$ cat flow/config.mk
export PLATFORM = sky130hd
export DESIGN_NAME = brain_m
export DESIGN_NICKNAME = brain_m
export VERILOG_FILES = /design/flow/design.v
export SDC_FILE = /design/flow/constraint.sdc
export NUM_CORES = 4
export LEC_CHECK = 0
export CAP_MARGIN = 40
export CORE_MARGIN = 2
export CORE_UTILIZATION = 72
export CTS_CLUSTER_DIAMETER = 396
export PLACE_DENSITY_LB_ADDON = 0.29
export SETUP_SLACK_MARGIN = -0.24
export SLEW_MARGIN = 20
$ cat flow/constraint.sdc
create_clock -name core_clock -period 3.7 [get_ports {clk}]
set_input_delay 0.7400 -clock core_clock [delete_from_list [all_inputs] [get_ports {clk}]]
set_output_delay 0.7400 -clock core_clock [all_outputs]
set_load 0.01 [all_outputs]
$ cat flow/design.v
`timescale 1ns / 1ps
module sensory_neuron( clk, rst, d, th, start, y);
	input clk, rst, start;
	input [6:0] d, th;
	output reg y;
	reg [1:0] state, nextstate;
	reg [6:0] dReg, dNext;
	reg yHold;
	always@(posedge clk)
		if (rst)
		begin
			state <= 2'b00;
			dReg <= 7'b0;
			yHold <= 1'b0;
		end
		else
		begin
			state <= nextstate;
			dReg <= dNext;
			yHold <= y;
		end
	always@(*)
	begin
		dNext = dReg;
		y = yHold;
		case (state)
			2'b00: 
				begin
				dNext = 7'b0;
				nextstate = (start)? 2'b01: 2'b00;
				y = 1'b0;
				end
			2'b01:
				begin 
				dNext = d;
				nextstate = 2'b10;
				y = 1'b0;
				end
			2'b10:
				if( dReg == th)
					nextstate = 2'b11;
				else
					nextstate = 2'b00;
			2'b11:
				begin
				y = 1'b1;
				nextstate = 2'b00;
				end
		endcase
	end
endmodule 
`timescale 1ns / 1ps
module direction_ganglion(clk, rst, distance, start, dir, colrcode, flat);
	input clk, rst, start, dir;
	input [99:0] distance;
	output reg colrcode;
	output reg [6:0] flat;
	localparam [25:0] WAIT_LIMIT = 26'd7;
	reg [3:0] state, nextstate;
	reg [25:0] cnt, cntNext;
	reg [6:0] ascnt, ascntNext, dscnt, dscntNext; 
	reg [99:0] dReg, dRegNext, prevReg, prevRegNext;
	reg colrHold;
	reg [6:0] flatHold;
	always @(posedge clk)
	if (rst)
	begin
		state <= 4'b0000;
		cnt <= 26'b0;
		ascnt <= 7'b0;
		dscnt <= 7'b0;
		dReg <= 100'b0;
		prevReg <= 100'b0;
		colrHold <= 1'b0;
		flatHold <= 7'b0;
	end
	else
	begin
		colrHold <= colrcode;
		flatHold <= flat;
		state <= nextstate;
		cnt <= cntNext;
		ascnt <= ascntNext;
		dscnt <= dscntNext;
		dReg <= dRegNext;
		prevReg <= prevRegNext;
	end
	always @(*)
	begin
		cntNext = cnt;
		ascntNext = ascnt;
		dscntNext = dscnt;
		dRegNext = dReg;
		prevRegNext = prevReg;
		colrcode = colrHold;
		flat = flatHold;
		case(state)
			4'b0000:
			begin
				cntNext = 26'b0;
				ascntNext = 7'b0;
				dscntNext = 7'b0;
				dRegNext = 100'b0;
				prevRegNext = 100'b0;
				nextstate= (start)? 4'b0001:4'b0000; 
			end
			4'b0001:
			begin
				dRegNext = distance;
				nextstate = 4'b0010;
			end
			4'b0010:
			begin
				cntNext = cnt + 1;
				if(cnt < WAIT_LIMIT)
					nextstate = 4'b0010;
				else
					nextstate = 4'b0011;
			end
			4'b0011:
			begin
				prevRegNext = dReg;
				dRegNext = distance;
				cntNext = 26'b0;
				nextstate = 4'b0100;
			end
			4'b0100:
			begin
				if	(prevReg > dReg)
					nextstate = 4'b0101;
				else if (prevReg < dReg)
					nextstate = 4'b0110;
				else
					nextstate = 4'b0010;
			end
			4'b0101:
			begin
				dscntNext = dscnt + 1;
				nextstate = (start)? 4'b0010:4'b0111;
			end
			4'b0110:
			begin
				ascntNext = ascnt + 1;
				nextstate = (start)? 4'b0010:4'b0111;
			end
			4'b0111:
				nextstate = (dir)? 4'b1000:4'b1001;
			4'b1000:
			begin
				flat = ascnt;
				colrcode = 1'b1;
				nextstate = 4'b0000;
			end
			4'b1001:
			begin
				flat = dscnt;
				colrcode = 1'b0;
				nextstate = 4'b0000;
			end
			default: 
			begin
				nextstate = 4'b0000;
				cntNext = 26'b0;
				ascntNext = 7'b0;
				dscntNext = 7'b0;
				dRegNext = 100'b0;
				prevRegNext = 100'b0;
				flat = 7'b0;
				colrcode = 1'b0;
			end
		endcase
	end
endmodule
`timescale 1ns / 1ps
module inter_neuron(clk, rst, flat, th, mode, shape_code, wAddr, wE);
	input clk, rst, mode;
	input [6:0] th, flat;
	output reg wE;
	output reg [11:0] shape_code;
	output reg [4:0] wAddr;
	reg [4:0] state, nextstate, wAddrNext;
	reg [6:0] fReg, fRegNext;
	reg [11:0] shape_codeNext;
	reg wEHold;
	always @(posedge clk)
	if (rst)
	begin
		state <= 5'b00000;
		fReg <= 7'b0;
		wAddr <= 5'b0;
		shape_code <= 12'b0;
		wEHold <= 1'b0;
	end
	else
	begin
		wEHold <= wE;
		state <= nextstate;
		fReg <= fRegNext;
		wAddr <= wAddrNext;
		shape_code <= shape_codeNext;
	end
	always @(*)
	begin
		fRegNext = fReg;
		wAddrNext = wAddr;
		shape_codeNext = shape_code;
		wE = wEHold;
		case(state)
		5'b00000:
		begin
			fRegNext = 7'b0;
			nextstate = (mode)? 5'b00000:5'b00001;
			wE = 1'b0;
		end
		5'b00001:
		begin
			fRegNext = flat;
			nextstate = 5'b00010;
			wE = 1'b0;
		end
		5'b00010:
			if (fReg == th)
				nextstate = 5'b00011;
			else
				nextstate = 5'b00000;
		5'b00011:
			case(th)
				7'b1100100: nextstate = 5'b00100;
				7'b1011111: nextstate = 5'b00101;
				7'b1011010: nextstate = 5'b00110;
				7'b1010101: nextstate = 5'b00111;
				7'b1010000: nextstate = 5'b01000;
				7'b1001011: nextstate = 5'b01001;
				7'b1000110: nextstate = 5'b01010;
				7'b1000001: nextstate = 5'b01011;
				7'b0111100: nextstate = 5'b01100;
				7'b0110111: nextstate = 5'b01101;
				7'b0110010: nextstate = 5'b01110;
				7'b0101101: nextstate = 5'b01111;
				7'b0101000: nextstate = 5'b10000;
				7'b0100011: nextstate = 5'b10001;
				7'b0011110: nextstate = 5'b10010;
				7'b0011001: nextstate = 5'b10011;
				7'b0010100: nextstate = 5'b10100;
				7'b0001111: nextstate = 5'b10101;
				7'b0001010: nextstate = 5'b10110;
				7'b0000101: nextstate = 5'b10111;
				default: nextstate = 5'b00011;
			endcase
		5'b00100:
		begin
			shape_codeNext = {fReg, 5'b00000};
			wAddrNext = 5'b00000;
			wE = 1'b1;
			nextstate = 5'b00011;
		end
		5'b00101:
		begin
			shape_codeNext = {fReg, 5'b00001};
			wAddrNext = 5'b00001;
			wE = 1'b1;
			nextstate = 5'b00011;
		end
		5'b00110:
		begin
			shape_codeNext = {fReg, 5'b00010};
			wAddrNext = 5'b00010;
			wE = 1'b1;
			nextstate = 5'b00011;
		end
		5'b00111:
		begin
			shape_codeNext = {fReg, 5'b00011};
			wAddrNext = 5'b00011;
			wE = 1'b1;
			nextstate = 5'b00011;
		end
		5'b01000:
		begin
			shape_codeNext = {fReg, 5'b00100};
			wAddrNext = 5'b00100;
			wE = 1'b1;
			nextstate = 5'b00011;
		end
		5'b01001:
		begin
			shape_codeNext = {fReg, 5'b00101};
			wAddrNext = 5'b00101;
			wE = 1'b1;
			nextstate = 5'b00011;
		end
		5'b01010:
		begin
			shape_codeNext = {fReg, 5'b00110};
			wAddrNext = 5'b00110;
			wE = 1'b1;
			nextstate = 5'b00011;
		end
		5'b01011:
		begin
			shape_codeNext = {fReg, 5'b00111};
			wAddrNext = 5'b00111;
			wE = 1'b1;
			nextstate = 5'b00011;
		end
		5'b01100:
		begin
			shape_codeNext = {fReg, 5'b01000};
			wAddrNext = 5'b01000;
			wE = 1'b1;
			nextstate = 5'b00011;
		end
		5'b01101:
		begin
			shape_codeNext = {fReg, 5'b01001};
			wAddrNext = 5'b01001;
			wE = 1'b1;
			nextstate = 5'b00011;
		end
		5'b01110:
		begin
			shape_codeNext = {fReg, 5'b01010};
			wAddrNext = 5'b01010;
			wE = 1'b1;
			nextstate = 5'b00011;
		end
		5'b01111:
		begin
			shape_codeNext = {fReg, 5'b01011};
			wAddrNext = 5'b01011;
			wE = 1'b1;
			nextstate = 5'b00011;
		end
		5'b10000:
		begin
			shape_codeNext = {fReg, 5'b01100};
			wAddrNext = 5'b01100;
			wE = 1'b1;
			nextstate = 5'b00011;
		end
		5'b10001:
		begin
			shape_codeNext = {fReg, 5'b01101};
			wAddrNext = 5'b01101;
			wE = 1'b1;
			nextstate = 5'b00011;
		end
		5'b10010:
		begin
			shape_codeNext = {fReg, 5'b01110};
			wAddrNext = 5'b01110;
			wE = 1'b1;
			nextstate = 5'b00011;
		end
		5'b10011:
		begin
			shape_codeNext = {fReg, 5'b01111};
			wAddrNext = 5'b01111;
			wE = 1'b1;
			nextstate = 5'b00011;
		end
		5'b10100:
		begin
			shape_codeNext = {fReg, 5'b10000};
			wAddrNext = 5'b10000;
			wE = 1'b1;
			nextstate = 5'b00011;
		end
		5'b10101:
		begin
			shape_codeNext = {fReg, 5'b10001};
			wAddrNext = 5'b10001;
			wE = 1'b1;
			nextstate = 5'b00011;
		end
		5'b10110:
		begin
			shape_codeNext = {fReg, 5'b10010};
			wAddrNext = 5'b10010;
			wE = 1'b1;
			nextstate = 5'b00011;
		end
		5'b10111:
		begin
			shape_codeNext = {fReg, 5'b10011};
			wAddrNext = 5'b10011;
			wE = 1'b1;
			nextstate = 5'b00011;
		end
		default: 
		begin
			nextstate = 5'b00000;
			shape_codeNext = shape_code;
			wAddrNext = wAddr;
			wE = 1'b0;
			fRegNext = fReg;
		end
	endcase
	end
endmodule
`timescale 1ns / 1ps
module memory_neuron(clk, rst, WE1, WE2, WE3, WE4, WE5, 
							WE6, WE7, WE8, WE9, WE10, WE11, 
							WE12, WE13, WE14, WE15, WE16, WE17, 
							WE18, WE19, WE20, wAddr1, wAddr2, wAddr3, 
							wAddr4, wAddr5, wAddr6, wAddr7, wAddr8, 
							wAddr9, wAddr10, wAddr11, wAddr12, wAddr13, 
							wAddr14, wAddr15, wAddr16, wAddr17, wAddr18, 
							wAddr19, wAddr20, wData1, wData2, wData3, wData4, 
							wData5, wData6, wData7, wData8, wData9, wData10, 
							wData11, wData12, wData13, wData14, wData15, wData16, 
							wData17, wData18, wData19, wData20, rAddr1, rAddr2, 
							rData1, rData2);
	input clk, rst, WE1, WE2, WE3, WE4, WE5, 
			WE6, WE7, WE8, WE9, WE10, WE11, 
			WE12, WE13, WE14, WE15, WE16, WE17, 
			WE18, WE19, WE20;
	input [4:0] wAddr1, wAddr2, wAddr3, wAddr4, wAddr5, 
					wAddr6, wAddr7, wAddr8, wAddr9, wAddr10, 
					wAddr11, wAddr12, wAddr13, wAddr14, wAddr15, 
					wAddr16, wAddr17, wAddr18, wAddr19, wAddr20, 
					rAddr1, rAddr2;
	input [11:0] wData1, wData2, wData3, wData4, wData5, wData6, 
					 wData7, wData8, wData9, wData10, wData11, wData12, 
					 wData13, wData14, wData15, wData16, wData17, wData18, 
					 wData19, wData20;
	output [11:0] rData1, rData2;
	reg [11:0] mem[31:0];
	integer i;
	always@(posedge clk)
		if(rst)
			for (i = 0; i < 32; i = i + 1)
				mem[i] <= 12'b0;
		else if(WE1)
			mem[wAddr1] <= wData1;
		else if(WE2)
			mem[wAddr2] <= wData2;
		else if(WE3)
			mem[wAddr3] <= wData3;
		else if(WE4)
			mem[wAddr4] <= wData4;
		else if(WE5)
			mem[wAddr5] <= wData5;
		else if(WE6)
			mem[wAddr6] <= wData6;
		else if(WE7)
			mem[wAddr7] <= wData7;
		else if(WE8)
			mem[wAddr8] <= wData8;
		else if(WE9)
			mem[wAddr9] <= wData9;
		else if(WE10)
			mem[wAddr10] <= wData10;
		else if(WE11)
			mem[wAddr11] <= wData11;
		else if(WE12)
			mem[wAddr12] <= wData12;
		else if(WE13)
			mem[wAddr13] <= wData13;
		else if(WE14)
			mem[wAddr14] <= wData14;
		else if(WE15)
			mem[wAddr15] <= wData15;
		else if(WE16)
			mem[wAddr16] <= wData16;
		else if(WE17)
			mem[wAddr17] <= wData17;
		else if(WE18)
			mem[wAddr18] <= wData18;
		else if(WE19)
			mem[wAddr19] <= wData19;
		else if(WE20)
			mem[wAddr20] <= wData20;
		else 
			mem[wAddr20 + 1] <= wData1;
	assign rData1 = mem[rAddr1];
	assign rData2 = mem[rAddr2];
endmodule
`timescale 1ns / 1ps
module intelligent_stimuli_comparison_unit(clk, rst, E, asc, dsc, mode, read1, read2, colr1, colr2, colr, oe, dot_m, r_Addr1, r_Addr2);
	input clk, rst, E, mode, colr1, colr2;
	input [6:0] asc, dsc;
	input [11:0] read1, read2;
	output reg colr, oe;
	output reg [4:0] dot_m, r_Addr1, r_Addr2;
	reg [4:0] state, nextstate,  r_Addr1Next,  r_Addr2Next;
	reg [7:0] ascReg, ascRegNext, dscReg, dscRegNext, 
				 remReg1, remReg1Next, remReg2, remReg2Next;
	reg [27:0] cnt, cntNext;
	reg colrHold, oeHold;
	reg [4:0] dot_mHold;
	localparam [27:0] HOLD_LIMIT = 28'd5;
	always @(posedge clk)
	if (rst)
	begin
		state <= 5'b00000;
		ascReg <= 8'b0;
		dscReg <= 8'b0;
		remReg1 <= 8'b0;
		remReg2 <= 8'b0;
		cnt <= 28'b0;
		r_Addr1 <= 5'b0;
		r_Addr2 <= 5'b0;
		colrHold <= 1'b0;
		oeHold <= 1'b0;
		dot_mHold <= 5'b0;
	end
	else
	begin
		colrHold <= colr;
		oeHold <= oe;
		dot_mHold <= dot_m;
		state <= nextstate;
		ascReg <= ascRegNext;
		dscReg <= dscRegNext;
		remReg1 <= remReg1Next;
		remReg2 <= remReg2Next;
		cnt <= cntNext;
		r_Addr1 <= r_Addr1Next;
		r_Addr2 <= r_Addr2Next;
	end
	always @(*)
	begin
		nextstate = state;
		ascRegNext = ascReg;
		dscRegNext = dscReg;
		remReg1Next = remReg1;
		remReg2Next = remReg2;
		cntNext = cnt;
		r_Addr1Next = r_Addr1;
		r_Addr2Next = r_Addr2;
		colr = colrHold;
		oe = oeHold;
		dot_m = dot_mHold;
		case(state)
			5'b00000:
			begin
				ascRegNext = 8'b0;
				dscRegNext = 8'b0;
				cntNext = 28'b0;
				remReg1Next = 8'b0;
				remReg2Next = 8'b0;
				nextstate = (mode)? 5'b00001: 5'b00000;
			end
			5'b00001:
			begin
				ascRegNext = {1'b0, asc[6:0]};  
				dscRegNext = {1'b0, dsc[6:0]};
				nextstate = (E)? 5'b00010:5'b00011;
			end
			5'b00010:
			begin
				r_Addr1Next = 5'b0;
				r_Addr2Next = 5'b0;
				nextstate = 5'b00100;
			end
			5'b00011:
			begin
				r_Addr1Next = 5'b10100;
				r_Addr2Next = 5'b10100;
				nextstate = 5'b10001;
			end
			5'b00100:
			begin
				remReg1Next = ascReg - {1'b0, read1[11:5]};
				remReg2Next = dscReg - {1'b0, read2[11:5]};
				if ( !(r_Addr1 < 5'b10100) && !(r_Addr2 < 5'b10100))
					nextstate = 5'b00000;
				else if ( !(r_Addr1 < 5'b10100) && (r_Addr2 < 5'b10100))
					nextstate = 5'b01011;
				else if (r_Addr1 < 5'b10100)
					nextstate = 5'b00101;
				else
				 nextstate = 5'b00100;
			end
			5'b00101:
			if (remReg1[7] == 1)
				nextstate = 5'b00110;
			else if (remReg1 == 8'b00000000)
				nextstate = 5'b01000;
			else if (remReg1 > 8'b00000000)
				nextstate = 5'b01001;
			else
				nextstate = 5'b00101;
			5'b00110:
			begin
				r_Addr1Next = r_Addr1 + 1;
				nextstate = 5'b00111;
			end
			5'b00111:
			if (r_Addr1 < 5'b10100)
				nextstate = 5'b00101;
			else if (!(r_Addr1 < 5'b10100))
				nextstate = 5'b01011;
			else
				nextstate = 5'b00111;
			5'b01000:
			begin
				colr = colr1;
				dot_m = read1[4:0];
				cntNext = cnt + 1;
				oe = 1'b1;
				if (cnt < HOLD_LIMIT)
					nextstate = 5'b01000;
				else if (!(cnt < HOLD_LIMIT))
					nextstate = 5'b01010;
			end
			5'b01001:
			begin
				ascRegNext = remReg1;
				nextstate = 5'b00010;
			end
			5'b01010:
			begin
				oe = 1'b0;
				cntNext = 28'b0;
				if (r_Addr1 < 5'b10100)
					nextstate = 5'b00101;
				else if (!(r_Addr1 < 5'b10100))
					nextstate = 5'b01011;
				else 
					nextstate = 5'b01010;
			end
			5'b01011:
			if (remReg2[7] == 1)
				nextstate = 5'b01100;
			else if (remReg2 == 8'b00000000)
				nextstate = 5'b01110;
			else if (remReg2 > 8'b00000000)
				nextstate = 5'b01111;
			else
				nextstate = 5'b01011;
			5'b01100:
			begin
				r_Addr2Next = r_Addr2 + 1;
				nextstate = 5'b01101;
			end
			5'b01101:
			if (r_Addr2 < 5'b10100)
				nextstate = 5'b01011;
			else if (!(r_Addr2 < 5'b10100))
				nextstate = 5'b00000;
			else
				nextstate = 5'b01101;
			5'b01110:
			begin
				colr = colr2;
				dot_m = read2[4:0];
				cntNext = cnt + 1;
				oe = 1'b1;
				if (cnt < HOLD_LIMIT)
					nextstate = 5'b01110;
				else if (!(cnt < HOLD_LIMIT))
					nextstate = 5'b10000;
				else
					nextstate = 5'b01110;
			end
			5'b01111:
			begin
				dscRegNext = remReg2;
				r_Addr2Next = 5'b00000;
				nextstate = 5'b00100;
			end
			5'b10000:
			begin
				oe = 1'b0;
				cntNext = 28'b0;
				if (r_Addr2 < 5'b10100)
					nextstate = 5'b01011;
				else if (!(r_Addr2 < 5'b10100))
					nextstate = 5'b00000;
				else
					nextstate = 5'b10000;
			end
			5'b10001:
			begin
				remReg1Next = ascReg - {1'b0, read1[11:5]};
				remReg2Next = dscReg - {1'b0, read2[11:5]};
				cntNext = 28'b0;
				oe = 1'b0;
				if ((r_Addr1 == 5'b00000) && (r_Addr2 == 5'b00000))
					nextstate = 5'b00000;
				else if ((r_Addr1 == 5'b00000) && !(r_Addr2 == 5'b00000))
					nextstate = 5'b10110;
				else if ( !(r_Addr1 == 5'b00000))
					nextstate = 5'b10010;
				else
					nextstate = 5'b10001;
			end
			5'b10010:
			if (remReg1[7] > 8'b00000000)
				nextstate = 5'b10100;
			else if (remReg1 == 8'b00000000)
				nextstate = 5'b10011;
			else
				nextstate = 5'b10010;
			5'b10011:
			begin
				colr = colr1;
				dot_m = read1[4:0];
				oe = 1'b1;
				cntNext = cnt + 1;
				if (cnt < HOLD_LIMIT)
					nextstate = 5'b10011;
				else if (!(cnt < HOLD_LIMIT))
					nextstate = 5'b10110;
				else
					nextstate = 5'b10011;
			end
			5'b10100:
			begin
				colr = colr1;
				dot_m = read1[4:0];
				oe = 1'b1;
				r_Addr1Next = r_Addr1 - 1;
				ascRegNext = remReg1;
				nextstate = 5'b10101;
			end
			5'b10101:
			begin
				cntNext = cnt + 1;
				if (cnt < HOLD_LIMIT)
					nextstate = 5'b10101;
				else if ( !(cnt < HOLD_LIMIT) && r_Addr1 != 8'b00000000)
					nextstate = 5'b10001;
				else if ( cnt < HOLD_LIMIT && r_Addr1 == 8'b00000000)
					nextstate = 5'b10110;
			end
			5'b10110:
			begin
				cntNext = 28'b0;
				oe = 1'b0;
				if (remReg2 == 8'b00000000)
					nextstate = 5'b11000;
				else if (remReg2 > 8'b00000000)
					nextstate = 5'b10111;
				else 
					nextstate = 5'b10110;
			end
			5'b10111:
			begin
				colr = colr2;
				dot_m = read2[4:0];
				oe = 1'b1;
				r_Addr2Next = r_Addr2 - 1;
				dscRegNext = remReg2;
				nextstate = 5'b10101;
			end
			5'b11000:
			begin
				colr = colr2;
				dot_m = read2[4:0];
				oe = 1'b1;
				cntNext = cnt + 1;
				if (cnt < HOLD_LIMIT)
					nextstate = 5'b11000;
				else if (!(cnt < HOLD_LIMIT))
					nextstate = 5'b00000;
				else
					nextstate = 5'b11000;
			end
			5'b11001:
			begin
				cntNext = cnt + 1;
				if (cnt < HOLD_LIMIT)
					nextstate = 5'b11001;
				else if ( !(cnt < HOLD_LIMIT) && r_Addr2 == 8'b00000000)
					nextstate = 5'b00000;
				else if ( !(cnt < HOLD_LIMIT) && r_Addr2 != 8'b00000000)
					nextstate = 5'b10110;
				else
					nextstate = 5'b11001;
			end
			default:
			begin
				ascRegNext = 8'b0;
				dscRegNext = 8'b0;
				cntNext = 28'b0;
				remReg1Next = 8'b0;
				remReg2Next = 8'b0;
				r_Addr1Next = 5'b0;
				r_Addr2Next = 5'b0;
				colr = 1'b0;
				dot_m = 5'b0;
				oe = 1'b0;
			end
		endcase
	end
endmodule
`timescale 1ns / 1ps
module brain_m(clk, rst, distance, mode, start, E, color, OE, shape);
	input clk, rst, mode, start, E;
	input [6:0] distance;
	output color, OE;
	output [4:0] shape;
	wire [99:0] W1;
	wire W2, W3, W8, W13, W14, 
		  W15, W16, W17, W18, W19, 
		  W20, W21, W22, W23, W24, 
		  W25, W26, W27, W28, W29, 
		  W30, W31;
	wire [6:0] W4, W5;
	wire [11:0] W6, W51, W52, W53, 
					W54, W55, W56, W57, 
					W58, W59, W60, W61, 
					W62, W63, W64, W65, 
					W66, W67, W68, W69, 
					W11, W12;
	wire [4:0] W7, W32, W33, W34, W35, 
				  W36, W37, W38, W39, W40, 
				  W41, W42, W43, W44, W45, 
				  W46, W47, W48, W49, W50, 
				  W9, W10;
	sensory_neuron s1(clk, rst, distance, 7'b0000010, start, W1[0]);
	sensory_neuron s2(clk, rst, distance, 7'b0000011, start, W1[1]);
	sensory_neuron s3(clk, rst, distance, 7'b0000100, start, W1[2]);
	sensory_neuron s4(clk, rst, distance, 7'b0000101, start, W1[3]);
	sensory_neuron s5(clk, rst, distance, 7'b0000110, start, W1[4]);
	sensory_neuron s6(clk, rst, distance, 7'b0000111, start, W1[5]);
	sensory_neuron s7(clk, rst, distance, 7'b0001000, start, W1[6]);
	sensory_neuron s8(clk, rst, distance, 7'b0001001, start, W1[7]);
	sensory_neuron s9(clk, rst, distance, 7'b0001010, start, W1[8]);
	sensory_neuron s10(clk, rst, distance, 7'b0001011, start, W1[9]);
	sensory_neuron s11(clk, rst, distance, 7'b0001100, start, W1[10]);
	sensory_neuron s12(clk, rst, distance, 7'b0001101, start, W1[11]);
	sensory_neuron s13(clk, rst, distance, 7'b0001110, start, W1[12]);
	sensory_neuron s14(clk, rst, distance, 7'b0001111, start, W1[13]);
	sensory_neuron s15(clk, rst, distance, 7'b0010000, start, W1[14]);
	sensory_neuron s16(clk, rst, distance, 7'b0010001, start, W1[15]);
	sensory_neuron s17(clk, rst, distance, 7'b0010010, start, W1[16]);
	sensory_neuron s18(clk, rst, distance, 7'b0010011, start, W1[17]);
	sensory_neuron s19(clk, rst, distance, 7'b0010100, start, W1[18]);
	sensory_neuron s20(clk, rst, distance, 7'b0010101, start, W1[19]);
	sensory_neuron s21(clk, rst, distance, 7'b0010110, start, W1[20]);
	sensory_neuron s22(clk, rst, distance, 7'b0010111, start, W1[21]);
	sensory_neuron s23(clk, rst, distance, 7'b0011000, start, W1[22]);
	sensory_neuron s24(clk, rst, distance, 7'b0011001, start, W1[23]);
	sensory_neuron s25(clk, rst, distance, 7'b0011010, start, W1[24]);
	sensory_neuron s26(clk, rst, distance, 7'b0011011, start, W1[25]);
	sensory_neuron s27(clk, rst, distance, 7'b0011100, start, W1[26]);
	sensory_neuron s28(clk, rst, distance, 7'b0011101, start, W1[27]);
	sensory_neuron s29(clk, rst, distance, 7'b0011110, start, W1[28]);
	sensory_neuron s30(clk, rst, distance, 7'b0011111, start, W1[29]);
	sensory_neuron s31(clk, rst, distance, 7'b0100000, start, W1[30]);
	sensory_neuron s32(clk, rst, distance, 7'b0100001, start, W1[31]);
	sensory_neuron s33(clk, rst, distance, 7'b0100010, start, W1[32]);
	sensory_neuron s34(clk, rst, distance, 7'b0100011, start, W1[33]);
	sensory_neuron s35(clk, rst, distance, 7'b0100100, start, W1[34]);
	sensory_neuron s36(clk, rst, distance, 7'b0100101, start, W1[35]);
	sensory_neuron s37(clk, rst, distance, 7'b0100110, start, W1[36]);
	sensory_neuron s38(clk, rst, distance, 7'b0100111, start, W1[37]);
	sensory_neuron s39(clk, rst, distance, 7'b0101000, start, W1[38]);
	sensory_neuron s40(clk, rst, distance, 7'b0101001, start, W1[39]);
	sensory_neuron s41(clk, rst, distance, 7'b0101010, start, W1[40]);
	sensory_neuron s42(clk, rst, distance, 7'b0101011, start, W1[41]);
	sensory_neuron s43(clk, rst, distance, 7'b0101100, start, W1[42]);
	sensory_neuron s44(clk, rst, distance, 7'b0101101, start, W1[43]);
	sensory_neuron s45(clk, rst, distance, 7'b0101110, start, W1[44]);
	sensory_neuron s46(clk, rst, distance, 7'b0101111, start, W1[45]);
	sensory_neuron s47(clk, rst, distance, 7'b0110000, start, W1[46]);
	sensory_neuron s48(clk, rst, distance, 7'b0110001, start, W1[47]);
	sensory_neuron s49(clk, rst, distance, 7'b0110010, start, W1[48]);
	sensory_neuron s50(clk, rst, distance, 7'b0110011, start, W1[49]);
	sensory_neuron s51(clk, rst, distance, 7'b0110100, start, W1[50]);
	sensory_neuron s52(clk, rst, distance, 7'b0110101, start, W1[51]);
	sensory_neuron s53(clk, rst, distance, 7'b0110110, start, W1[52]);
	sensory_neuron s54(clk, rst, distance, 7'b0110111, start, W1[53]);
	sensory_neuron s55(clk, rst, distance, 7'b0111000, start, W1[54]);
	sensory_neuron s56(clk, rst, distance, 7'b0111001, start, W1[55]);
	sensory_neuron s57(clk, rst, distance, 7'b0111010, start, W1[56]);
	sensory_neuron s58(clk, rst, distance, 7'b0111011, start, W1[57]);
	sensory_neuron s59(clk, rst, distance, 7'b0111100, start, W1[58]);
	sensory_neuron s60(clk, rst, distance, 7'b0111101, start, W1[59]);
	sensory_neuron s61(clk, rst, distance, 7'b0111110, start, W1[60]);
	sensory_neuron s62(clk, rst, distance, 7'b0111111, start, W1[61]);
	sensory_neuron s63(clk, rst, distance, 7'b1000000, start, W1[62]);
	sensory_neuron s64(clk, rst, distance, 7'b1000001, start, W1[63]);
	sensory_neuron s65(clk, rst, distance, 7'b1000010, start, W1[64]);
	sensory_neuron s66(clk, rst, distance, 7'b1000011, start, W1[65]);
	sensory_neuron s67(clk, rst, distance, 7'b1000100, start, W1[66]);
	sensory_neuron s68(clk, rst, distance, 7'b1000101, start, W1[67]);
	sensory_neuron s69(clk, rst, distance, 7'b1000110, start, W1[68]);
	sensory_neuron s70(clk, rst, distance, 7'b1000111, start, W1[69]);
	sensory_neuron s71(clk, rst, distance, 7'b1001000, start, W1[70]);
	sensory_neuron s72(clk, rst, distance, 7'b1001001, start, W1[71]);
	sensory_neuron s73(clk, rst, distance, 7'b1001010, start, W1[72]);
	sensory_neuron s74(clk, rst, distance, 7'b1001011, start, W1[73]);
	sensory_neuron s75(clk, rst, distance, 7'b1001100, start, W1[74]);
	sensory_neuron s76(clk, rst, distance, 7'b1001101, start, W1[75]);
	sensory_neuron s77(clk, rst, distance, 7'b1001110, start, W1[76]);
	sensory_neuron s78(clk, rst, distance, 7'b1001111, start, W1[77]);
	sensory_neuron s79(clk, rst, distance, 7'b1010000, start, W1[78]);
	sensory_neuron s80(clk, rst, distance, 7'b1010001, start, W1[79]);
	sensory_neuron s81(clk, rst, distance, 7'b1010010, start, W1[80]);
	sensory_neuron s82(clk, rst, distance, 7'b1010011, start, W1[81]);
	sensory_neuron s83(clk, rst, distance, 7'b1010100, start, W1[82]);
	sensory_neuron s84(clk, rst, distance, 7'b1010101, start, W1[83]);
	sensory_neuron s85(clk, rst, distance, 7'b1010110, start, W1[84]);
	sensory_neuron s86(clk, rst, distance, 7'b1010111, start, W1[85]);
	sensory_neuron s87(clk, rst, distance, 7'b1011000, start, W1[86]);
	sensory_neuron s88(clk, rst, distance, 7'b1011001, start, W1[87]);
	sensory_neuron s89(clk, rst, distance, 7'b1011010, start, W1[88]);
	sensory_neuron s90(clk, rst, distance, 7'b1011011, start, W1[89]);
	sensory_neuron s91(clk, rst, distance, 7'b1011100, start, W1[90]);
	sensory_neuron s92(clk, rst, distance, 7'b1011101, start, W1[91]);
	sensory_neuron s93(clk, rst, distance, 7'b1011110, start, W1[92]);
	sensory_neuron s94(clk, rst, distance, 7'b1011111, start, W1[93]);
	sensory_neuron s95(clk, rst, distance, 7'b1100000, start, W1[94]);
	sensory_neuron s96(clk, rst, distance, 7'b1100001, start, W1[95]);
	sensory_neuron s97(clk, rst, distance, 7'b1100010, start, W1[96]);
	sensory_neuron s98(clk, rst, distance, 7'b1100011, start, W1[97]);
	sensory_neuron s99(clk, rst, distance, 7'b1100100, start, W1[98]);
	sensory_neuron s100(clk, rst, distance, 7'b1100101, start, W1[99]);
	direction_ganglion d1(clk, rst, W1, start, 1'b1, W2, W4);
	direction_ganglion d2(clk, rst, W1, start, 1'b0, W3, W5);
	inter_neuron in1(clk, rst, W5, 7'b1100100, mode, W6, W7, W8);
	inter_neuron in2(clk, rst, W5, 7'b1011111, mode, W51, W32, W13);
	inter_neuron in3(clk, rst, W5, 7'b1011010, mode, W52, W33, W14);
	inter_neuron in4(clk, rst, W5, 7'b1010101, mode, W53, W34, W15);
	inter_neuron in5(clk, rst, W5, 7'b1010000, mode, W54, W35, W16);
	inter_neuron in6(clk, rst, W5, 7'b1001011, mode, W55, W36, W17);
	inter_neuron in7(clk, rst, W5, 7'b1000110, mode, W56, W37, W18);
	inter_neuron in8(clk, rst, W5, 7'b1000001, mode, W57, W38, W19);
	inter_neuron in9(clk, rst, W5, 7'b0111100, mode, W58, W39, W20);
	inter_neuron in10(clk, rst, W5, 7'b0110111, mode, W59, W40, W21);
	inter_neuron in11(clk, rst, W5, 7'b0110010, mode, W60, W41, W22);
	inter_neuron in12(clk, rst, W5, 7'b0101101, mode, W61, W42, W23);
	inter_neuron in13(clk, rst, W5, 7'b0101000, mode, W62, W43, W24);
	inter_neuron in14(clk, rst, W5, 7'b0100011, mode, W63, W44, W25);
	inter_neuron in15(clk, rst, W5, 7'b0011110, mode, W64, W45, W26);
	inter_neuron in16(clk, rst, W5, 7'b0011001, mode, W65, W46, W27);
	inter_neuron in17(clk, rst, W5, 7'b0010100, mode, W66, W47, W28);
	inter_neuron in18(clk, rst, W5, 7'b0001111, mode, W67, W48, W29);
	inter_neuron in19(clk, rst, W5, 7'b0001010, mode, W68, W49, W30);
	inter_neuron in20(clk, rst, W5, 7'b0000101, mode, W69, W50, W31);
	memory_neuron m(clk, rst, W8, W13, W14, W15, W16, W17, W18, W19, 
						W20, W21, W22, W23, W24, W25, W26, W27, W28, 
						W29, W30, W31, W7, W32, W33, W34, W35, W36, 
						W37, W38, W39, W40, W41, W42, W43, W44, W45, 
						W46, W47, W48, W49, W50, W6, W51, W52, W53, 
						W54, W55, W56, W57, W58, W59, W60, W61, W62, 
						W63, W64, W65, W66, W67, W68, W69, W9, W10, 
						W11, W12);
	intelligent_stimuli_comparison_unit iscu(clk, rst, E, W4, W5, mode, W11, W12, W2, W3, color, OE, shape, W9, W10);
endmodule
$ cat flow/run.sh
#!/bin/bash
# the make line also repeats each setting of config.mk as NAME=value (left out here)
make -C /OpenROAD-flow-scripts/flow DESIGN_CONFIG=/design/flow/config.mk WORK_HOME=/design/flow/orfs CLKGATE_MAP_FILE= finish
==> impl_metrics.tcl, run 1 <==
# implementation run metrics
set metrics [dict create \
    numClockSinks 2616 \
    most_common_cell "dfxtp_1" \
    core_area_um2 146000 \
    yosys-top-cells-count "dfxtp_1, a21oi_1, nor2_1" \
    clk_pin_slew_worst_paths_ns 0.07 \
    top_logic_kind "simple AND/OR/NAND/NOR gates" \
    switching_share_pct 23.7 \
    fin_util_pct 80.7 \
    fp_util_pct 72.7 \
    max_cap_viol_count 0 \
    final.fill_count 8426 \
    ys_cells 10900 \
    dp_hpwl_um 185000 \
    grt_pass1_vias 84400 \
    finalCritPeriodShare_pct 112 \
    largest_area_cell "dfxtp_1" \
    reg2reg_slack_ns -0.43 \
    synth_area_um2 106000 \
    layout.nets 11000 \
    endpoint_kind "flop" \
    max_stage_delay_ns 0.56 \
    edf_count 384 \
    worstRegToRegCells 15 \
    ys_sh_mux_pct 6.78 \
    grt_max_degree 205 \
    pg_clk_w 0.0258 \
    ant_nets 0 \
    ioPinCount 19 \
    placedCellCount 12400 \
    dr.pass1.iters 9 \
    hold_viol_final 0 \
    p_leak_nw 42.9 \
    r2r_end "iscu.remReg2[5]$_SDFFE_PP0N_" \
    cts.path.max_buffers 3 \
    instances_no_fill 12900 \
    pwr-share-seq_pct 50.8 \
    relSlewSlack_pct 29.5 \
    rsz0062_at_grt "true" \
    p_total_w 0.0603 \
    finalCriticalPeriod_ns 4.13 \
    p_comb_w 0.00386 \
    worst_slack_ns -0.426 \
    gr-usage-met3_pct 8.86 \
    routabilityCongestion 1.02 \
    status "complete, but fails checks" \
    timing.critical_path.max_delay_family "multiplexers" \
    vias_per_cell 6.71 \
    cts_buffers 238 \
    comb_area_um2 46300 \
    path_buffers 3 \
    fin_setup_tns_ns -3.25 \
    worst_ep_required_time_ns 4.40 \
    power_frac_comb_pct 6.4 \
    hold_depth 3 \
    clock.fmax_mhz 242 \
    grtUsageMet2_pct 62.3 \
    grt_util_all_layers_pct 38.3 \
    warnings 54 \
    synth-xor-area-share_pct 0.651 \
    internal_power_w 0.0460 \
    wl_per_cell_um 23.3 \
    chip_area_um2 151000 \
    ys_seq_share_pct 52.9 \
    io_buffers 18 \
    check.faults "setup timing" \
    regArea_um2 56200 \
    clkPwrFrac_pct 42.8 \
    antenna_found_initial 12 \
    holdWs_ns 0.241 \
    area_delta_synth_final_pct 11.0 \
    htree_levels 4 \
    drv_slew 0 \
    ff_type "dfxtp_1" \
    hold_start "distance[5]" \
    min-delay-path-class "in -> reg" \
    power-top-group "registers" \
    grt_pass1_wl_um 462000 \
    p_seq_w 0.0306 \
    crit_end "iscu.remReg2[5]$_SDFFE_PP0N_" \
    wl_um 301000 \
    cp.depth 15 \
    p_sw_w 0.0143 \
    rows 140 \
    crit_path_start_kind "flop" \
    yosys-top-cells-area "dfxtp_1, edfxtp_1, a21oi_1" \
    worst_ep_arrival_time_ns 4.83 \
    ys_area_um2 106000 \
    cts_tree "yes" \
    busiest_layer "met2" \
    syn_area_per_cell_um2 9.73 \
    synth_warnings 5 \
    die_h_um 388 \
    synth.distinct_cells 92 \
    crit_chain "buf_16, buf_16, mux4_2, mux4_2, mux2_2, ha_1, nor2b_1, o21ai_2, a21boi_2, o21a_1, nor2_1, buf_4, xnor2_1, a22oi_1, nor2_1" \
    tightestPinTransition_ns 1.06 \
    worstSetupPathType "reg -> reg" \
    grt_overflow_total 0 \
    via_count 86700 \
    async_flop_share_pct 0 \
    pwr_density_cell_nw_per_um2 511 \
    synthCells 10900 \
    clk_latency_ns 0.88 \
    drt_iter0_markers 10400 \
    use_met1_pct 46.5 \
    crit_slowest_cell "mux4_2" \
    worstPathMaxFanout 26 \
    synth_flops 2616 \
    ys_sh_aoi_pct 15.6 \
    root_buffer "clkbuf_16" \
    clock_skew_ns 0.0272 \
    hold_end "s42.dReg[5]$_SDFFE_PP0P_" \
    chipWidth_um 388 \
    route.detailed.drc 0 \
    setup_viol 23 \
    ys_sh_adder_pct 2.74 \
    netlist.area_leader.share_pct 42.1 \
    vdd_drop_max_mv 0.444 \
    ctsHoldBuffers 0 \
    simple_gate_area_share_pct 16.9 \
]
final cells by class:
cell class | count | share of cell area [%]
tap | 1917 | 2.03
clock buffer | 339 | 5.91
timing repair buffer | 339 | 2.97
antenna | 3 | 0.00637
clock inverter | 113 | 1.13
multi-input combinational | 7292 | 39.3
sequential | 2616 | 47.7
inverter | 299 | 0.952
per-layer routing:
layer / vias up / share of wire, %
met2: 5214 / 47
met5: - / 0.093
met4: 14 / 6.8
met1: 41500 / 36
met3: 1410 / 11
li1: 38600 / -
through the flow:
stage | setup slack, ns | instance area [um2]
after global placement | -0.208 | 109000
after floorplan | -0.236 | 107000
after detailed placement | -0.194 | 109000
after CTS | -0.302 | 118000
final | -0.426 | 118000
after global routing | -0.459 | 118000
repair_timing:
action | CTS | global route
buffers inserted | 7 | 26
cloned | 2 | 4
setup endpoints to repair | 8 | 9
gates resized | 48 | 27
pin swaps | 2 | 4
==> run 2, diff against run 1 <==
- CAP_MARGIN: 40 -> 20
- CTS_CLUSTER_DIAMETER: 396 -> 78
- PLACE_DENSITY: not set -> 0.37
- PLACE_DENSITY_LB_ADDON: 0.29 -> not set
==> run 2 against run 1 <==
  * Still fails the layout checks on setup timing
  * Total power rose by 2.1%
  * Sequential share of layout area fell by 0.23 points
  * Clock skew rose by 0.040 ns
  * Final cell count barely moved
  * Area after synthesis did not move
  * Final area rose by 0.49%
  * Wire length fell by 3.1%
  * Register-to-register slack improved by 0.25 ns
  * Critical path type is now reg -> out
  * Critical endpoint is now shape[1]
  * Largest power group unchanged
  * Highest routed layer unchanged
==> impl_metrics.tcl, run 2 <==
# implementation run metrics
set metrics [dict create \
    synth_warnings 5 \
    path_common_cell "mux4_2" \
    fin_util_pct 81.1 \
    drv_slew 0 \
    drt_iter0_markers 9111 \
    syn_area_per_cell_um2 9.73 \
    ys_sh_mux_pct 6.78 \
    worst_slack_ns -0.427 \
    cp.depth 7 \
    clk_pin_slew_worst_paths_ns 0.06 \
    ys_area_um2 106000 \
    routabilityCongestion 0.957 \
    crit_chain "buf_12, buf_16, mux4_2, mux4_2, mux2i_4, o221ai_4, buf_6" \
    synth.distinct_cells 92 \
    worstRegToRegCells 16 \
    clock_skew_ns 0.0674 \
    largest_area_cell "dfxtp_1" \
    worst_ep_required_time_ns 2.96 \
    chipWidth_um 388 \
    vias_per_cell 6.57 \
    wl_um 292000 \
    via_count 84800 \
    vdd_drop_max_mv 0.466 \
    ys_sh_aoi_pct 15.6 \
    dp_hpwl_um 180000 \
    wl_per_cell_um 22.6 \
    most_common_cell "dfxtp_1" \
    final.fill_count 8850 \
    p_sw_w 0.0143 \
    p_leak_nw 43.2 \
    synth_area_um2 106000 \
    ant_nets 0 \
    setup_viol 11 \
    tightestPinTransition_ns 1.15 \
    relSlewSlack_pct 23.2 \
    finalCritPeriodShare_pct 112 \
    reg2reg_slack_ns -0.18 \
    clkPwrFrac_pct 44.2 \
    pre_cts_ws_ns -0.0202 \
    io_buffers 18 \
    clock.fmax_mhz 242 \
    hold_viol_final 0 \
    clk_latency_ns 0.92 \
    yosys-top-cells-count "dfxtp_1, a21oi_1, nor2_1" \
    edf_count 384 \
    worstPathMaxFanout 8 \
    ctsHoldBuffers 0 \
    worstSetupPathType "reg -> out" \
    ys_cells 10900 \
    antenna_found_initial 4 \
    max_cap_viol_count 0 \
    path_buffers 3 \
    pg_clk_w 0.0272 \
    finalCriticalPeriod_ns 4.13 \
    fp_util_pct 72.7 \
    route.detailed.drc 0 \
    crit_path_start_kind "flop" \
    min-delay-path-class "in -> reg" \
    layout.nets 11000 \
    synthCells 10900 \
    check.faults "setup timing" \
    crit_end "shape[1]" \
    htree_levels 5 \
    crit_slowest_cell "mux4_2" \
    netlist.area_leader.share_pct 42.1 \
    worst_ep_arrival_time_ns 3.39 \
    top_logic_kind "simple AND/OR/NAND/NOR gates" \
    ff_type "dfxtp_1" \
    rows 140 \
    power-top-group "registers" \
    async_flop_share_pct 0 \
    grt_max_degree 195 \
    grt_overflow_total 0 \
    rsz0062_at_grt "true" \
    max_stage_delay_ns 0.60 \
    warnings 56 \
    switching_share_pct 23.2 \
    grt_pass1_wl_um 452000 \
    chip_area_um2 151000 \
    die_h_um 388 \
    cts_tree "yes" \
    timing.critical_path.max_delay_family "multiplexers" \
    hold_depth 3 \
    p_comb_w 0.00376 \
    status "complete, but fails checks" \
    cts_buffers 275 \
    pwr_density_cell_nw_per_um2 519 \
    root_buffer "clkbuf_16" \
    hold_end "s57.state[0]$_DFF_P_" \
    endpoint_kind "primary output" \
    core_area_um2 146000 \
    p_seq_w 0.0306 \
    r2r_end "iscu.remReg2[7]$_SDFFE_PP0N_" \
    cts.path.max_buffers 4 \
    simple_gate_area_share_pct 16.9 \
    internal_power_w 0.0472 \
    hold_start "start" \
    ioPinCount 19 \
    pwr-share-seq_pct 49.7 \
    grt_util_all_layers_pct 37.6 \
    ys_seq_share_pct 52.9 \
    placedCellCount 12400 \
    synth-xor-area-share_pct 0.651 \
    power_frac_comb_pct 6.1 \
    grt_pass1_vias 81800 \
    yosys-top-cells-area "dfxtp_1, edfxtp_1, a21oi_1" \
    area_delta_synth_final_pct 11.5 \
    instances_no_fill 12900 \
    synth_flops 2616 \
    fin_setup_tns_ns -2.45 \
    numClockSinks 2616 \
    dr.pass1.iters 9 \
    ys_sh_adder_pct 2.74 \
]
==> run 2: metrics by stage <==
stage / cell area, um2 / hold slack, ns / total power, W
2_1_floorplan: 107000 / 0.419 / 0.0334
3_3_place_gp: 109000 / 0.425 / 0.0345
3_5_place_dp: 109000 / 0.432 / 0.0347
4_1_cts: 118000 / 0.358 / 0.0614
5_1_grt: 118000 / 0.388 / 0.0632
6_report: 118000 / 0.377 / 0.0615
==> run 2: routing by layer <==
layer / wire, um / vias up / GRT usage, %
li1: - / 38600 / -
met1: 111000 / 40800 / 47.0
met2: 137000 / 4261 / 61.1
met3: 26400 / 1098 / 7.63
met4: 17900 / 6 / 21.5
met5: 48 / - / 0
==> run 2: area by class of cell <==
type	instances	area (um2)	share of cell area [%]
Timing Repair Buffer	321	3500	2.95
Sequential cell	2616	56200	47.5
Clock inverter	80	870	0.734
Multi-Input combinational cell	7292	46400	39.1
Tap cell	1917	2400	2.02
Antenna cell	3	7.51	0.00634
Clock buffer	389	7950	6.71
Inverter	299	1120	0.948
==> run 2: what timing repair did <==
| item | 4_1_cts | 5_1_grt |
|---|---|---|
| endpoints found under the setup margin | 6 | 12 |
| resized | 50 | 32 |
| setup buffers | 27 | 10 |
| pin swaps | 2 | 6 |
| endpoints found under the hold margin | 0 | 0 |
| gates cloned | 8 | 2 |
==> run 3, diff against run 2 <==
- ABC_AREA: not set -> 0
- CAP_MARGIN: 20 -> 0
- CELL_PAD_IN_SITES_GLOBAL_PLACEMENT: not set -> 0
- CTS_CLUSTER_DIAMETER: 78 -> 54
- HOLD_SLACK_MARGIN: not set -> 0.28
- PLACE_DENSITY: 0.37 -> 0.41
- SETUP_SLACK_MARGIN: -0.24 -> 1.3
- SLEW_MARGIN: 20 -> 25
- clock period: 3.7 -> 5.26 ns (I/O delays scaled with it)
==> run 3 against run 2 <==
  * Total power shrank 29%
  * Now clean on timing, DRC and antenna
  * Critical path type unchanged
  * Highest routed layer unchanged
  * Die area unchanged
  * Core utilization decreased by 0.65 points
  * Register-to-register slack better by 1.3 ns
  * Worst hold slack better by 0.040 ns
  * Largest cell class unchanged
  * Sequential cell count stayed put
  * Critical path depth decreased by 1
==> impl_metrics.tcl, run 3 <==
# implementation run metrics
set metrics [dict create \
    setup_viol 0 \
    numClockSinks 2616 \
    crit_path_start_kind "flop" \
    fin_util_pct 80.4 \
    hold_end "s10.state[2]$_DFF_P_" \
    most_common_cell "dfxtp_1" \
    worstSetupPathType "reg -> out" \
    area_delta_synth_final_pct 10.6 \
    ys_cells 10900 \
    power-top-group "registers" \
    max_cap_viol_count 0 \
    ff_type "dfxtp_1" \
    yosys-top-cells-area "dfxtp_1, edfxtp_1, a21oi_1" \
    synth-xor-area-share_pct 0.651 \
    rows 140 \
    vias_per_cell 6.66 \
    ys_seq_share_pct 52.9 \
    finalCriticalPeriod_ns 4.44 \
    route.detailed.drc 0 \
    fp_util_pct 72.7 \
    syn_area_per_cell_um2 9.73 \
    endpoint_kind "primary output" \
    chipWidth_um 388 \
    vdd_drop_max_mv 0.352 \
    p_leak_nw 42.6 \
    hold_viol_final 0 \
    cp.depth 6 \
    rsz0062_at_grt "true" \
    ctsHoldBuffers 0 \
    synth.distinct_cells 92 \
    warnings 50 \
    largest_area_cell "dfxtp_1" \
    clkPwrFrac_pct 44.8 \
    die_h_um 388 \
    worst_slack_ns 0.824 \
    synth_warnings 5 \
    p_comb_w 0.00260 \
    dp_hpwl_um 174000 \
    ioPinCount 19 \
    power_frac_comb_pct 5.9 \
    htree_levels 5 \
    status "timing/DRC/antenna clean" \
    worstPathMaxFanout 12 \
    cts_buffers 280 \
    chip_area_um2 151000 \
    crit_slowest_cell "mux4_2" \
    ant_nets 0 \
    fin_setup_tns_ns 0 \
    p_sw_w 0.0102 \
    worstRegToRegCells 16 \
    tightestPinTransition_ns 1.16 \
    cts_tree "yes" \
    grt_max_degree 219 \
    top_logic_kind "simple AND/OR/NAND/NOR gates" \
    netlist.area_leader.share_pct 42.1 \
    hold_depth 1 \
    cts.path.max_buffers 4 \
    root_buffer "clkbuf_16" \
    ys_sh_adder_pct 2.74 \
    grt_overflow_total 0 \
    drt_iter0_markers 9523 \
    timing.critical_path.max_delay_family "multiplexers" \
    drv_slew 0 \
    io_buffers 18 \
    crit_chain "buf_6, mux4_2, mux4_2, mux2i_1, o221ai_2, buf_2" \
    synthCells 10900 \
    relSlewSlack_pct 22.3 \
    clock.fmax_mhz 225 \
    layout.nets 10900 \
    pre_cts_ws_ns 0.448 \
    reg2reg_slack_ns 1.07 \
    antenna_found_initial 9 \
    synth_area_um2 106000 \
    pg_clk_w 0.0196 \
    synth_flops 2616 \
    pwr_density_cell_nw_per_um2 372 \
    crit_end "shape[2]" \
    grt_util_all_layers_pct 37.3 \
    worst_ep_arrival_time_ns 3.38 \
    wl_per_cell_um 23.2 \
    pwr-share-seq_pct 49.3 \
    yosys-top-cells-count "dfxtp_1, a21oi_1, nor2_1" \
    clock_skew_ns 0.0508 \
    clk_pin_slew_worst_paths_ns 0.06 \
    routabilityCongestion 0.966 \
    wl_um 298000 \
    simple_gate_area_share_pct 16.9 \
    dr.pass1.iters 10 \
    internal_power_w 0.0335 \
    ys_sh_mux_pct 6.78 \
    grt_pass1_vias 81100 \
    grt_pass1_wl_um 450000 \
    ys_area_um2 106000 \
    r2r_end "iscu.remReg2[7]$_SDFFE_PP0N_" \
    path_common_cell "mux4_2" \
    holdWs_ns 0.418 \
    hold_start "s10.state[0]$_DFF_P_" \
    switching_share_pct 23.4 \
    async_flop_share_pct 0 \
    clk_latency_ns 0.93 \
    ys_sh_aoi_pct 15.6 \
    p_seq_w 0.0215 \
    path_buffers 2 \
    finalCritPeriodShare_pct 84.3 \
    worst_ep_required_time_ns 4.21 \
    core_area_um2 146000 \
    via_count 85200 \
    edf_count 384 \
    min-delay-path-class "reg -> reg" \
    max_stage_delay_ns 0.61 \
]
## run 3: repair_timing
| action | CTS | global route |
|---|---|---|
| endpoints found under the setup margin | 134 | 167 |
| pin swaps | 9 | 12 |
| endpoints found under the hold margin | 0 | 0 |
| buffers inserted | 41 | 26 |
| gates cloned | 4 | 1 |
| gates resized | 85 | 47 |
## run 3: per-layer routing
layer,up-vias,share of wire (%),wire length [um],GRT usage [%]
li1,38400,-,-,-
met1,40900,37,110000,46.6
met2,4672,46,137000,60.3
met3,1289,10,30900,8.91
met4,18,6.4,19000,19.8
met5,-,0.046,138,0
## run 3: through the flow
stage	instance area, um2	instances	power, W
3_5_place_dp	107000	12200	0.0243
4_1_cts	117000	12800	0.0436
2_1_floorplan	107000	11100	0.0235
5_1_grt	117000	12800	0.0448
6_report	117000	12800	0.0437
3_3_place_gp	107000	12200	0.0242
## run 3: final cells by class
cell class                 count  area, um2
timing repair buffer         198       2140
sequential                  2616      56200
antenna                        3       7.51
multi-input combinational   7292      46500
fill                        9002      28600
clock inverter                84        945
inverter                     299       1120
tap                         1917       2400
clock buffer                 393       8130
==> run 4, diff against run 3 <==
- ABC_AREA: 0 -> not set
- CAP_MARGIN: 0 -> 20
- CELL_PAD_IN_SITES_GLOBAL_PLACEMENT: 0 -> 2
- CORE_MARGIN: 2 -> 7
- CORE_UTILIZATION: 72 -> 61
- CTS_CLUSTER_DIAMETER: 54 -> 352
- CTS_CLUSTER_SIZE: not set -> 90
- PLACE_DENSITY: 0.41 -> 0.35
- SETUP_SLACK_MARGIN: 1.3 -> 1.63
- TNS_END_PERCENT: not set -> 35
- clock period: 5.26 -> 5.54 ns (I/O delays scaled with it)
==> run 4 against run 3 <==
  * Synthesized cell count unchanged
  * Die area increased by 24%
  * The run now fails in global placement without I/O
  * Area after synthesis unchanged
==> impl_metrics.tcl, run 4 <==
# collected from the flow reports
set metrics [dict create \
    status "did not finish" \
    failing_step "global placement without I/O" \
    stop_error "[ERROR GPL-0301] Utilization 107.897 % exceeds 100%." \
    ys_sh_mux_pct 6.78 \
    chip_area_um2 186000 \
    async_flop_share_pct 0 \
    die_h_um 431 \
    simple_gate_area_share_pct 16.9 \
    most_common_cell "dfxtp_1" \
    ff_type "dfxtp_1" \
    top_logic_kind "simple AND/OR/NAND/NOR gates" \
    edf_count 384 \
    yosys-top-cells-area "dfxtp_1, edfxtp_1, a21oi_1" \
    largest_area_cell "dfxtp_1" \
    yosys-top-cells-count "dfxtp_1, a21oi_1, nor2_1" \
    core_area_um2 172000 \
    synth.distinct_cells 92 \
    ys_seq_share_pct 52.9 \
    chipWidth_um 431 \
    synth_flops 2616 \
    ys_area_um2 106000 \
    synth-xor-area-share_pct 0.651 \
    ys_sh_aoi_pct 15.6 \
    netlist.area_leader.share_pct 42.1 \
    rows 152 \
    ys_sh_adder_pct 2.74 \
    ys_cells 10900 \
    fp_util_pct 61.6 \
    synth_area_um2 106000 \
    synth_warnings 5 \
    syn_area_per_cell_um2 9.73 \
    synthCells 10900 \
]
==> run 5, diff against run 4 <==
- CORE_MARGIN: 7 -> 2
- CORE_UTILIZATION: 61 -> 26
- CTS_CLUSTER_DIAMETER: 352 -> 54
- CTS_CLUSTER_SIZE: 90 -> not set
- PLACE_DENSITY: 0.35 -> not set
- SETUP_SLACK_MARGIN: 1.63 -> 1.3
- TNS_END_PERCENT: 35 -> not set
==> run 5 against run 4 <==
  * Now clean on timing, DRC and antenna
  * Synthesized cell count did not move
  * Area after synthesis unchanged
  * Die area is 120% higher
==> impl_metrics.tcl, run 5 <==
# implementation run metrics
set metrics [dict create \
    crit_path_start_kind "flop" \
    r2r_end "iscu.remReg1[7]$_SDFFE_PP0N_" \
    wl_per_cell_um 19.5 \
    cts_buffers 361 \
    synth_warnings 5 \
    drt_iter0_markers 6093 \
    largest_area_cell "dfxtp_1" \
    switching_share_pct 24.0 \
    ys_sh_adder_pct 2.74 \
    vdd_drop_max_mv 0.241 \
    relSlewSlack_pct 27.3 \
    pwr_density_cell_nw_per_um2 373 \
    layout.nets 11000 \
    max_cap_viol_count 0 \
    cts.path.max_buffers 4 \
    clock_skew_ns 0.0664 \
    worst_slack_ns 1.19 \
    clk_latency_ns 0.94 \
    top_logic_kind "simple AND/OR/NAND/NOR gates" \
    crit_slowest_cell "mux4_2" \
    pre_cts_ws_ns 0.435 \
    area_delta_synth_final_pct 18.0 \
    core_area_um2 406000 \
    p_seq_w 0.0204 \
    synth_flops 2616 \
    clk_pin_slew_worst_paths_ns 0.06 \
    clkPwrFrac_pct 51.1 \
    pwr-share-seq_pct 43.6 \
    antenna_found_initial 8 \
    min-delay-path-class "reg -> reg" \
    async_flop_share_pct 0 \
    finalCritPeriodShare_pct 78.6 \
    timing.critical_path.max_delay_family "multiplexers" \
    htree_levels 5 \
    ys_seq_share_pct 52.9 \
    chipWidth_um 643 \
    path_buffers 4 \
    endpoint_kind "primary output" \
    hold_viol_final 0 \
    grt_overflow_total 0 \
    ys_area_um2 106000 \
    via_count 81000 \
    grt_util_all_layers_pct 15.0 \
    synth_area_um2 106000 \
    yosys-top-cells-area "dfxtp_1, edfxtp_1, a21oi_1" \
    drv_slew 0 \
    p_leak_nw 44.2 \
    fin_setup_tns_ns 0 \
    worstPathMaxFanout 5 \
    worst_ep_required_time_ns 4.43 \
    cts_tree "yes" \
    status "timing/DRC/antenna clean" \
    max_stage_delay_ns 0.53 \
    vias_per_cell 4.91 \
    ant_nets 0 \
    power_frac_comb_pct 5.3 \
    setup_viol 0 \
    hold_end "s22.state[2]$_DFF_P_" \
    rows 234 \
    p_comb_w 0.00246 \
    grt_pass1_vias 80100 \
    die_h_um 643 \
    worst_ep_arrival_time_ns 3.25 \
    chip_area_um2 414000 \
    simple_gate_area_share_pct 16.9 \
    dr.pass1.iters 6 \
    internal_power_w 0.0355 \
    ff_type "dfxtp_1" \
    edf_count 384 \
    dp_hpwl_um 199000 \
    synth-xor-area-share_pct 0.651 \
    warnings 64 \
    clock.fmax_mhz 230 \
    finalCriticalPeriod_ns 4.35 \
    ys_cells 10900 \
    root_buffer "clkbuf_16" \
    syn_area_per_cell_um2 9.73 \
    hold_depth 1 \
    ys_sh_mux_pct 6.78 \
    reg2reg_slack_ns 1.45 \
    route.detailed.drc 0 \
    grt_pass1_wl_um 492000 \
    grt_max_degree 192 \
    ys_sh_aoi_pct 15.6 \
    p_sw_w 0.0112 \
    numClockSinks 2616 \
    pg_clk_w 0.0239 \
    fp_util_pct 26.1 \
    synth.distinct_cells 92 \
    wl_um 322000 \
    power-top-group "clock" \
    netlist.area_leader.share_pct 42.1 \
    worstRegToRegCells 16 \
    placedCellCount 15800 \
    routabilityCongestion 0.830 \
    tightestPinTransition_ns 1.09 \
    worstSetupPathType "reg -> out" \
    io_buffers 18 \
    yosys-top-cells-count "dfxtp_1, a21oi_1, nor2_1" \
    synthCells 10900 \
    crit_end "shape[2]" \
    most_common_cell "dfxtp_1" \
    ioPinCount 19 \
    final.fill_count 41800 \
    cp.depth 8 \
    instances_no_fill 16500 \
    rsz0062_at_grt "true" \
    hold_start "s22.state[0]$_DFF_P_" \
    crit_chain "buf_6, buf_6, buf_8, mux4_2, mux4_2, mux2i_2, o221ai_2, buf_2" \
]
-- run 5: what timing repair did --
item | in CTS | in global routing
gates resized | 82 | 26
buffers inserted | 36 | 7
endpoints found under the setup margin | 116 | 153
pin swaps | 9 | 5
gates cloned | 7 | 2
endpoints found under the hold margin | 0 | 0
hold buffers | 0 | 0
-- run 5: routing by layer --
| layer | GRT usage [%] | wire length (um) | vias to the layer above |
|---|---|---|---|
| met1 | 20.8 | 152000 | 40000 |
| met3 | 1.97 | 14400 | 481 |
| met4 | 3.87 | 7750 | 0 |
| li1 | - | - | 38700 |
| met5 | 0 | 0 | - |
| met2 | 24.5 | 147000 | 1772 |
-- run 5: area by class of cell --
| type | count | area (um2) | share of cell area [%] |
|---|---|---|---|
| flip-flops and latches | 2616 | 56200 | 44.9 |
| multi-input cells | 7292 | 46500 | 37.1 |
| clock buffers | 463 | 10000 | 7.98 |
| well taps | 5428 | 6790 | 5.42 |
| clock inverters | 193 | 2450 | 1.96 |
| repair buffers | 186 | 2210 | 1.76 |
| inverters | 299 | 1120 | 0.896 |
| diodes | 13 | 32.5 | 0.0260 |
-- run 5: through the flow --
stage	area (um2)	util, %	hold WS (ns)	power [W]
after global placement	112000	27.5	0.426	0.0232
after floorplan	107000	-	0.419	0.0223
final	125000	30.8	0.423	0.0468
after global routing	125000	30.8	0.404	0.0486
after detailed placement	112000	27.5	0.429	0.0233
after CTS	125000	30.8	0.365	0.0475
==> run 6, diff against run 5 <==
- CELL_PAD_IN_SITES_GLOBAL_PLACEMENT: 2 -> 0
- CORE_UTILIZATION: 26 -> 72
- clock period: 5.54 -> 7.55 ns (I/O delays scaled with it)
==> run 6 against run 5 <==
  * Clock-buffer cell count down 71
  * Non-clock buffer count is 95 lower
  * Final cell count fell by 23%
  * Critical path depth fell by 2
  * Synthesized cell count stayed put
  * Via count up 2.6%
  * Setup slack better by 0.38 ns
  * Area after synthesis is the same
  * Clock power down 44%
  * Die area decreased by 64%
  * Register-to-register slack improved by 1.0 ns
  * Clock skew shrank 0.011 ns
==> impl_metrics.tcl, run 6 <==
# implementation run metrics
set metrics [dict create \
    synth_warnings 5 \
    route.detailed.drc 0 \
    p_comb_w 0.00178 \
    status "timing/DRC/antenna clean" \
    rsz0062_at_grt "false" \
    grt_max_degree 226 \
    regArea_um2 56200 \
    r2r_end "m.mem[19][2]$_SDFFCE_PN0P_" \
    max_stage_delay_ns 1.07 \
    timing.critical_path.max_delay_family "multiplexers" \
    root_buffer "clkbuf_16" \
    crit_end "shape[1]" \
    crit_path_start_kind "flop" \
    clk_latency_ns 0.90 \
    vias_per_cell 6.55 \
    netlist.area_leader.share_pct 42.1 \
    yosys-top-cells-area "dfxtp_1, edfxtp_1, a21oi_1" \
    pwr-share-seq_pct 49.5 \
    worstPathMaxFanout 67 \
    largest_area_cell "dfxtp_1" \
    io_buffers 18 \
    simple_gate_area_share_pct 16.9 \
    synth_area_um2 106000 \
    reg2reg_slack_ns 2.48 \
    cts_buffers 278 \
    grt_pass1_vias 79100 \
    ys_sh_mux_pct 6.78 \
    power_frac_comb_pct 5.9 \
    worstRegToRegCells 9 \
    path_buffers 2 \
    synth_flops 2616 \
    async_flop_share_pct 0 \
    crit_slowest_cell "dfxtp_4" \
    relSlewSlack_pct 16.5 \
    most_common_cell "dfxtp_1" \
    endpoint_kind "primary output" \
    tightestPinTransition_ns 1.25 \
    vdd_drop_max_mv 0.226 \
    pwr_density_cell_nw_per_um2 261 \
    top_logic_kind "simple AND/OR/NAND/NOR gates" \
    synth.distinct_cells 92 \
    min-delay-path-class "reg -> reg" \
    drv_slew 0 \
    syn_area_per_cell_um2 9.73 \
    die_h_um 388 \
    hold_depth 1 \
    ys_cells 10900 \
    p_seq_w 0.0150 \
    htree_levels 5 \
    antenna_found_initial 6 \
    crit_chain "buf_4, mux4_2, mux4_2, mux2i_1, o221ai_1, clkdlybuf4s50_1" \
    rows 140 \
    reg2reg_from "in1.state[1]$_DFF_P_" \
    warnings 46 \
    chipWidth_um 388 \
    dr.pass1.iters 6 \
    fp_util_pct 72.7 \
    comb_area_um2 46300 \
    worstSetupPathType "reg -> out" \
    ys_sh_adder_pct 2.74 \
    final.fill_count 9295 \
    worst_ep_arrival_time_ns 4.47 \
    hold_viol_final 0 \
    power-top-group "registers" \
    pg_clk_w 0.0135 \
    switching_share_pct 23.1 \
    dp_hpwl_um 169000 \
    routabilityCongestion 0.950 \
    synthCells 10900 \
    core_area_um2 146000 \
    worst_slack_ns 1.57 \
    clock_skew_ns 0.0553 \
    cts.path.max_buffers 4 \
    finalCriticalPeriod_ns 5.98 \
    wl_per_cell_um 22.0 \
    setup_viol 0 \
    drt_iter0_markers 9105 \
    grt_overflow_total 0 \
    yosys-top-cells-count "dfxtp_1, a21oi_1, nor2_1" \
    ioPinCount 19 \
    p_sw_w 0.00698 \
    layout.nets 10800 \
    hold_start "s84.state[0]$_DFF_P_" \
    clock.fmax_mhz 167 \
    internal_power_w 0.0232 \
    ys_sh_aoi_pct 15.6 \
    fin_util_pct 79.3 \
    via_count 83100 \
    ys_area_um2 106000 \
    clk_pin_slew_worst_paths_ns 0.06 \
    max_cap_viol_count 0 \
    wl_um 279000 \
    grt_pass1_wl_um 435000 \
    area_delta_synth_final_pct 9.12 \
    synth-xor-area-share_pct 0.651 \
    clkPwrFrac_pct 44.6 \
    finalCritPeriodShare_pct 79.3 \
    worst_ep_required_time_ns 6.04 \
    numClockSinks 2616 \
    p_total_w 0.0302 \
    cts_tree "yes" \
    edf_count 384 \
    p_leak_nw 41.8 \
    ys_seq_share_pct 52.9 \
    path_common_cell "mux4_2" \
    ant_nets 0 \
    chip_area_um2 151000 \
    ff_type "dfxtp_1" \
    pre_cts_ws_ns 1.42 \
    grt_util_all_layers_pct 36.0 \
    cp.depth 6 \
    hold_end "s84.state[2]$_DFF_P_" \
    fin_setup_tns_ns 0 \
]
## run 6: area by class of cell
class | instances | share of cell area (%)
Antenna cell | 2 | 0.00432
Clock buffer | 392 | 6.96
Clock inverter | 79 | 0.763
Inverter | 299 | 0.968
Multi-Input combinational cell | 7292 | 39.9
Sequential cell | 2616 | 48.5
Tap cell | 1917 | 2.07
Timing Repair Buffer | 91 | 0.785
## run 6: layer usage
layer	up-vias	part of all wire, %	track usage, %
met2	3959	47	58.7
met4	6	5.4	18.6
met3	903	8.4	6.06
met1	40000	39	46.3
li1	38200	-	-
met5	-	0.015	0
## run 6: through the flow
stage	std cells	hold slack (ns)	area, um2
floorplan	11100	0.419	107000
global placement	12200	0.425	107000
detailed placement	12200	0.431	107000
CTS	12700	0.428	116000
global route	12700	0.451	116000
finish	12700	0.420	116000
## run 6: what timing repair did
item | 4_1_cts | 5_1_grt
buffers inserted | 1 | 0
hold buffers | 0 | 0
endpoints found under the setup margin | 1 | 0
gates resized | 0 | 0
Power figures rest on the tool's default switching activity, not on a simulated workload.
